== v15 ==
// cpu15
module cpu15(CLK, RESET_N, IO65_IN, IO64_OUT, PROM_ADDR, PROM_DATA, HALT);
export LEC_CHECK = 0
export ABC_AREA = 1
export CAP_MARGIN = 20
export CORE_MARGIN = 2
export CORE_UTILIZATION = 72
export CTS_CLUSTER_DIAMETER = 91
export PLACE_DENSITY_LB_ADDON = 0.06
export SLEW_MARGIN = 40
create_clock -name core_clock -period 6.29 [get_ports {CLK}]
run.sh (not shown) runs the stock make flow with config.mk's settings and CLKGATE_MAP_FILE=.
v15 went all the way through synthesis, placement and routing and the layout is clean on timing, DRC and antenna.
Changes in v25 relative to v15:
Settings: SLEW_MARGIN changed from 40 to 20; SETUP_SLACK_MARGIN newly set to 0.39; ABC_AREA removed (was 1); PLACE_DENSITY_LB_ADDON removed (was 0.06); PLACE_DENSITY newly set to 0.65; CTS_CLUSTER_DIAMETER removed (was 91); the clock period (ns, I/O delays scaled along) changed from 6.29 to 2.5.
### Flow results
No final results exist for v25, since it was stopped by error GRT-0232 during 5_1_grt. Total placed cells including tap cells was lower in the run labelled v15. Per the comparison of v25 with v15, area reported by Yosys stat went up about 8%; total clock buffers created by CTS picked up an extra about 8%.
diff inputs: v25 => v6
Settings: SETUP_SLACK_MARGIN no longer set, was 0.39; CORE_UTILIZATION now 40, was 72; SLEW_MARGIN now 40, was 20; PLACE_DENSITY no longer set, was 0.65; the clock period (ns, I/O delays scaled along) now 2.35, was 2.5.
Notes after the runs:
v6 and v25: no clean run
v6 finished all stages; however, its layout fails the closing checks, the failures being negative setup slack.
v6 against v25: HPWL after detailed placement up about 9%; standard cell area after detailed placement up 5.5%; number of hold buffers added after CTS barely changed.
Compare v6 and v25 | count of buffers added by post-CTS timing repair for setup lower: v6
~same area of the mapped netlist in v6 and v25
Clock buffer count from CTS: v6 > v25
v6 vs v25: die area up
Diff v6 and v25: area of the placeable core higher in v6
Re initial cell density of the core: v6 is 33 points down on v25.
Post-CTS resize count, v6 vs v25: down by more than half
What v53 does differently from v6 at the input level:
Settings: a change of the clock period (ns, I/O delays scaled along) from 2.35 to 3.64.
v53 finished end to end and its layout was clean on timing, DRC and antenna. v53 ended up with C7.REG_IN[11]$_DFFE_PP_ as its critical path endpoint; v6 ended up with C7.REG_IN[12]$_DFFE_PP_. In terms of maximum buffer depth of the clock tree, v53 and v6 differ only marginally. Going from v6 to v53, maximum clock skew at final layout rose by 0.021 ns; number of clock buffers in the layout shrank by 10; total power dropped about 35%.

* * *

Starting RTL as in the previous note.
make LEC_CHECK=0 ABC_AREA=1 CAP_MARGIN=20 CORE_MARGIN=2 CORE_UTILIZATION=71 CTS_CLUSTER_DIAMETER=233 CTS_CLUSTER_SIZE=15 MAX_ROUTING_LAYER=met4 PLACE_DENSITY_LB_ADDON=0.21 SLEW_MARGIN=40 finish   # period 2.1 ns
The first run failed in global routing (ODB-0269).
Next try:
Settings changed: ABC_AREA 1 to not set, CORE_UTILIZATION 71 to 70, CTS_CLUSTER_DIAMETER 233 to not set, CTS_CLUSTER_SIZE 15 to not set, MAX_ROUTING_LAYER met4 to not set, PLACE_DENSITY_LB_ADDON 0.21 to not set, SLEW_MARGIN 40 to 20.
Clock period 2.1 ns to 2.5 ns, I/O delays scaled along.
Effect:
- Now the flow reached the layout checks and failed them: setup timing
- synthesized cell count stays flat
- die size climbs by a little under a tenth
- area after synthesis climbs by a little under a tenth

* * *

cpu15 again, from the RTL that the note above started with.
Settings: LEC_CHECK=0, CAP_MARGIN=20, CELL_PAD_IN_SITES_DETAIL_PLACEMENT=2, CORE_MARGIN=2, CORE_UTILIZATION=40, SLEW_MARGIN=20, TNS_END_PERCENT=15; clock period 10.0 ns.
The first run produced a clean layout.
Then changed:
ABC_AREA = 1   (was default)
CELL_PAD_IN_SITES_DETAIL_PLACEMENT = default   (was 2)
CORE_UTILIZATION = 72   (was 40)
PLACE_DENSITY_LB_ADDON = 0.21   (was default)
TNS_END_PERCENT = default   (was 15)
clock period = 2.17 ns   (was 10.0 ns; I/O delays follow)
Now the flow did not get past 5_1_grt (ODB-0269).
Die size went down by 48%.
Synthesized area went down by 7.1%.
Synthesized cell count barely changes.
Then changed:
ABC_AREA = default   (was 1)
CTS_CLUSTER_SIZE = 14   (was default)
PLACE_DENSITY_LB_ADDON = 0.28   (was 0.21)
SETUP_SLACK_MARGIN = 0.32   (was default)
clock period = 2.68 ns   (was 2.17 ns; I/O delays follow)
Result: The new run finished clean. Die area rises by 7.5%. Area after synthesis rose by about 8%. Synthesized cell count stays flat.
Then changed:
CORE_UTILIZATION = 66   (was 72)
CTS_CLUSTER_SIZE = default   (was 14)
PLACE_DENSITY_LB_ADDON = default   (was 0.28)
SETUP_SLACK_MARGIN = default   (was 0.32)
SLEW_MARGIN = 40   (was 20)
clock period = 13.1 ns   (was 2.68 ns; I/O delays follow)
Effect: Die size grows by about 9%; global-route usage shrinks by 9.4 points; utilization shrinks by 13 points; power shrinks by 79%; area after synthesis does not change; critical path depth grows by 1; routed wire length shrinks by 18%; cell area shrinks by 6.7%; final cell count shrinks by about 4.6%.

* * *

Setup of v3:
Starting RTL as in the previous note.
clock: 4.01 ns
lec_check: 0
cap_margin: 10
cell_pad_in_sites_detail_placement: 2
core_aspect_ratio: 0.55
core_margin: 2
core_utilization: 43
cts_cluster_diameter: 266
gpl_routability_driven: 1
gpl_timing_driven: 1
hold_slack_margin: 0.15
place_density_lb_addon: 0.15
setup_slack_margin: 0.01
slew_margin: 40
tns_end_percent: 100
Changes in v48 relative to v3:
==> flow/config.mk <==
export PLATFORM = sky130hd
export DESIGN_NAME = cpu15
export DESIGN_NICKNAME = cpu15
export VERILOG_FILES = /design/flow/design.v
export SDC_FILE = /design/flow/constraint.sdc
export NUM_CORES = 4
export LEC_CHECK = 0
export ABC_AREA = 1
export CAP_MARGIN = 20
export CORE_MARGIN = 2
export CORE_UTILIZATION = 72
export CTS_CLUSTER_DIAMETER = 91
export PLACE_DENSITY_LB_ADDON = 0.06
export SLEW_MARGIN = 40
==> flow/constraint.sdc <==
create_clock -name core_clock -period 6.41 [get_ports {CLK}]
set_input_delay 1.2820 -clock core_clock [delete_from_list [all_inputs] [get_ports {CLK}]]
set_output_delay 1.2820 -clock core_clock [all_outputs]
set_load 0.01 [all_outputs]
[summary]
In summary, v48 completed successfully, with a layout that passed the timing, design-rule and antenna checks.
v3 consumes more power than v48.
Status: gate count of the mapped netlist parity (v48, v3)
Looking at global-route usage across v3 and v48, the one that comes out lower is v3.
Edits applied to the flow inputs when going from v48 to v54:
--- a/flow/config.mk
+++ b/flow/config.mk
@@ -6,9 +6,6 @@
 export NUM_CORES = 4
 export LEC_CHECK = 0
-export ABC_AREA = 1
 export CAP_MARGIN = 20
 export CORE_MARGIN = 2
-export CORE_UTILIZATION = 72
-export CTS_CLUSTER_DIAMETER = 91
-export PLACE_DENSITY_LB_ADDON = 0.06
+export CORE_UTILIZATION = 52
 export SLEW_MARGIN = 40
==> flow/constraint.sdc <==
create_clock -name core_clock -period 3.64 [get_ports {CLK}]
set_input_delay 0.7280 -clock core_clock [delete_from_list [all_inputs] [get_ports {CLK}]]
set_output_delay 0.7280 -clock core_clock [all_outputs]
set_load 0.01 [all_outputs]
==> results <==
- Per-cell routed wire length ends up higher on v54.
- On v54: worst-path maximum fanout is 8 lower than what v48 gave.
- Delta (v54 minus v48): share of the final layout cell area in sequential cells now smaller; setup slack of the critical path after layout now smaller; worst setup slack before clock tree synthesis now smaller; critical path depth now larger.
- Summary of v54 over v48: wire length went up 13%, largest net degree at the start of global routing shrank by about 4%, synthesized area now sits higher.
- The higher iteration count of the initial detailed-routing pass of v48 and v54 is in v48.
diff inputs: v54 => v37
--- a/flow/config.mk
+++ b/flow/config.mk
@@ -8,4 +8,6 @@
 export CAP_MARGIN = 20
 export CORE_MARGIN = 2
-export CORE_UTILIZATION = 52
-export SLEW_MARGIN = 40
+export CORE_UTILIZATION = 68
+export CTS_CLUSTER_SIZE = 37
+export SETUP_SLACK_MARGIN = 1.1
+export SLEW_MARGIN = 20
==> flow/constraint.sdc <==
create_clock -name core_clock -period 6.86 [get_ports {CLK}]
set_input_delay 1.3720 -clock core_clock [delete_from_list [all_inputs] [get_ports {CLK}]]
set_output_delay 1.3720 -clock core_clock [all_outputs]
set_load 0.01 [all_outputs]
Findings:
- Sort v37 and v54 by slew of the pin with the lowest slew margin, ascending, and v54 comes first.
- v37 ended with less highest clock rate than v54.
- Aggregate global-route resource usage: v37 vs v54 up 5.4 points
- v37 has final setup slack of the worst path above what v54 had.
- The higher post-layout utilization of the core came out of v37.
Edits applied to the flow inputs when going from v37 to v32:
--- a/flow/config.mk
+++ b/flow/config.mk
@@ -8,6 +8,6 @@
 export CAP_MARGIN = 20
 export CORE_MARGIN = 2
-export CORE_UTILIZATION = 68
-export CTS_CLUSTER_SIZE = 37
-export SETUP_SLACK_MARGIN = 1.1
-export SLEW_MARGIN = 20
+export CORE_UTILIZATION = 72
+export CTS_CLUSTER_DIAMETER = 91
+export PLACE_DENSITY = 0.4
+export SLEW_MARGIN = 40
==> flow/constraint.sdc <==
create_clock -name core_clock -period 6.64 [get_ports {CLK}]
set_input_delay 1.3280 -clock core_clock [delete_from_list [all_inputs] [get_ports {CLK}]]
set_output_delay 1.3280 -clock core_clock [all_outputs]
set_load 0.01 [all_outputs]
### Flow results
- Changes observed in v32 relative to v37: cell area after placement neither gained nor lost much; count of buffers from port buffering shows no meaningful change; internal power component increased 7.5%; flop share of the area shrank by 0.37 points.
- Compare v37 and v32 | layout-stage area growth over the synthesis result lower: v37
- On v32: met3 routing resource usage after global routing is 1.1 points higher than what v37 gave.
- Against v37, v32 comes in 5.5 points higher on core occupancy in the finished layout.

* * *

Setup of try-yarrow:
cpu15 again, from the RTL that the note above started with.
==> flow/design.v (excerpt) <==
module cpu15(CLK, RESET_N, IO65_IN, IO64_OUT, PROM_ADDR, PROM_DATA, HALT);
    input         CLK;
    input         RESET_N;
    input [15:0]  IO65_IN;
    output [15:0] IO64_OUT;
    output [7:0]  PROM_ADDR;
    input [14:0]  PROM_DATA;
    output        HALT;
    wire          CLK_FT;
    wire          CLK_DC;
    wire          CLK_EX;
    wire          CLK_WB;
    wire [7:0]    P_COUNT;
    wire [14:0]   PROM_OUT;
    wire [3:0]    OP_CODE;
    wire [7:0]    OP_DATA;
    wire [15:0]   REG_0;
    wire [15:0]   REG_1;
    wire [15:0]   REG_2;
    wire [15:0]   REG_3;
    wire [15:0]   REG_4;
    wire [15:0]   REG_5;
    wire [15:0]   REG_6;
    wire [15:0]   REG_7;
    wire [2:0]    N_REG_A;
    wire [2:0]    N_REG_B;
    wire [15:0]   REG_A;
    wire [15:0]   REG_B;
    wire [15:0]   RAM_0;
    wire [15:0]   RAM_1;
    wire [15:0]   RAM_2;
    wire [15:0]   RAM_3;
    wire [15:0]   RAM_4;
    wire [15:0]   RAM_5;
  ...
make LEC_CHECK=0 ABC_AREA=1 CAP_MARGIN=20 CORE_ASPECT_RATIO=0.98 CORE_MARGIN=2 CORE_UTILIZATION=71 CTS_CLUSTER_DIAMETER=213 CTS_CLUSTER_SIZE=15 PLACE_DENSITY_LB_ADDON=0.21 SETUP_SLACK_MARGIN=0.63 SLEW_MARGIN=40 finish   # period 2.59 ns
Setup changes, try-yarrow to try-pepper
Settings: CTS_CLUSTER_SIZE no longer set, was 15; CORE_ASPECT_RATIO now 0.9, was 0.98; SETUP_SLACK_MARGIN now 1.76, was 0.63; ABC_AREA no longer set, was 1; CORE_UTILIZATION now 72, was 71; CTS_CLUSTER_DIAMETER no longer set, was 213; the clock period (ns, I/O delays scaled along) now 6.31, was 2.59.
Findings:
- First-iteration DRC count: try-pepper lower than try-yarrow
- try-pepper vs. try-yarrow: met3 track utilization from global routing went down by 3.8 points.
- On clock buffer count from CTS, the lower figure sits with try-yarrow, not try-pepper.
- The count of inserted tapcells in try-pepper sits about 6.5% above the value recorded for try-yarrow.
- A type of the worst min-delay path of in -> reg is what try-yarrow shows, while reg -> reg belongs to try-pepper.
- Cmp try-yarrow and try-pepper / largest clock skew in the final design / higher: try-yarrow
- Re global-route usage: try-yarrow and try-pepper aren't equal, and the higher value belongs to try-yarrow.
- The floorplan core area in try-yarrow is 0.947 times that in try-pepper.
- | first-pass GRT wire length | lower: try-pepper |
- Looking at area growth from synthesis to final layout, try-pepper sits 9.1 points below try-yarrow.
- Looking at length of the first detailed-routing pass in iterations across try-yarrow and try-pepper, the one that comes out higher is try-yarrow.
- Min fraction of power consumed by combinational cells across try-yarrow and try-pepper: try-yarrow
#### Input delta (try-xenon over try-pepper)
Settings: removing CORE_ASPECT_RATIO (formerly 0.9); removing SETUP_SLACK_MARGIN (formerly 1.76); setting CTS_CLUSTER_SIZE to 19 for the first time; removing PLACE_DENSITY_LB_ADDON (formerly 0.21); setting MIN_ROUTING_LAYER to met2 for the first time; changing CORE_UTILIZATION from 72 to 31; changing the clock period (ns, I/O delays scaled along) from 6.31 to 4.64.
Results
Comparing try-xenon and try-pepper, the lower worst hold margin was measured on try-xenon. Higher final period utilization was reported by try-xenon, not try-pepper. Taking try-pepper as the reference, in try-xenon post-route total power +53%, routed wire length +15 mm. Compared to try-pepper, try-xenon has final critical-path required period 0.038 ns higher.
Relative to try-xenon, the following input files were edited for try-zinc:
Settings: a deleted CTS_CLUSTER_SIZE that had been 19; a deleted MIN_ROUTING_LAYER that had been met2; an added PLACE_DENSITY of 0.35; a change of CORE_UTILIZATION from 31 to 70; a change of SLEW_MARGIN from 40 to 20; an added SETUP_SLACK_MARGIN of 0.74; a change of the clock period (ns, I/O delays scaled along) from 4.64 to 2.5.
==> results <==
Of try-xenon and try-zinc, only try-xenon finishes the flow clean. The lower half-perimeter wire length after detailed placement of try-zinc and try-xenon is in try-zinc. Placed cell count: try-zinc vs try-xenon down 361. Compared with try-xenon, in try-zinc yosys stat chip area now sits at about the same level; post-synthesis instance total held; sequential share of the synthesized area flat. Diff try-zinc..try-xenon | post-synthesis adder-cell area fraction | unchanged. Standard-cell row count (higher): try-xenon. Compared with try-xenon, in try-zinc number of buffers inserted during clock tree synthesis decreased 4; vertical extent of the die decreased 33%; die size went down 55%; post-cts sizing count saw an increase.
No activity file was given, so power comes from the tool's default toggle rates.
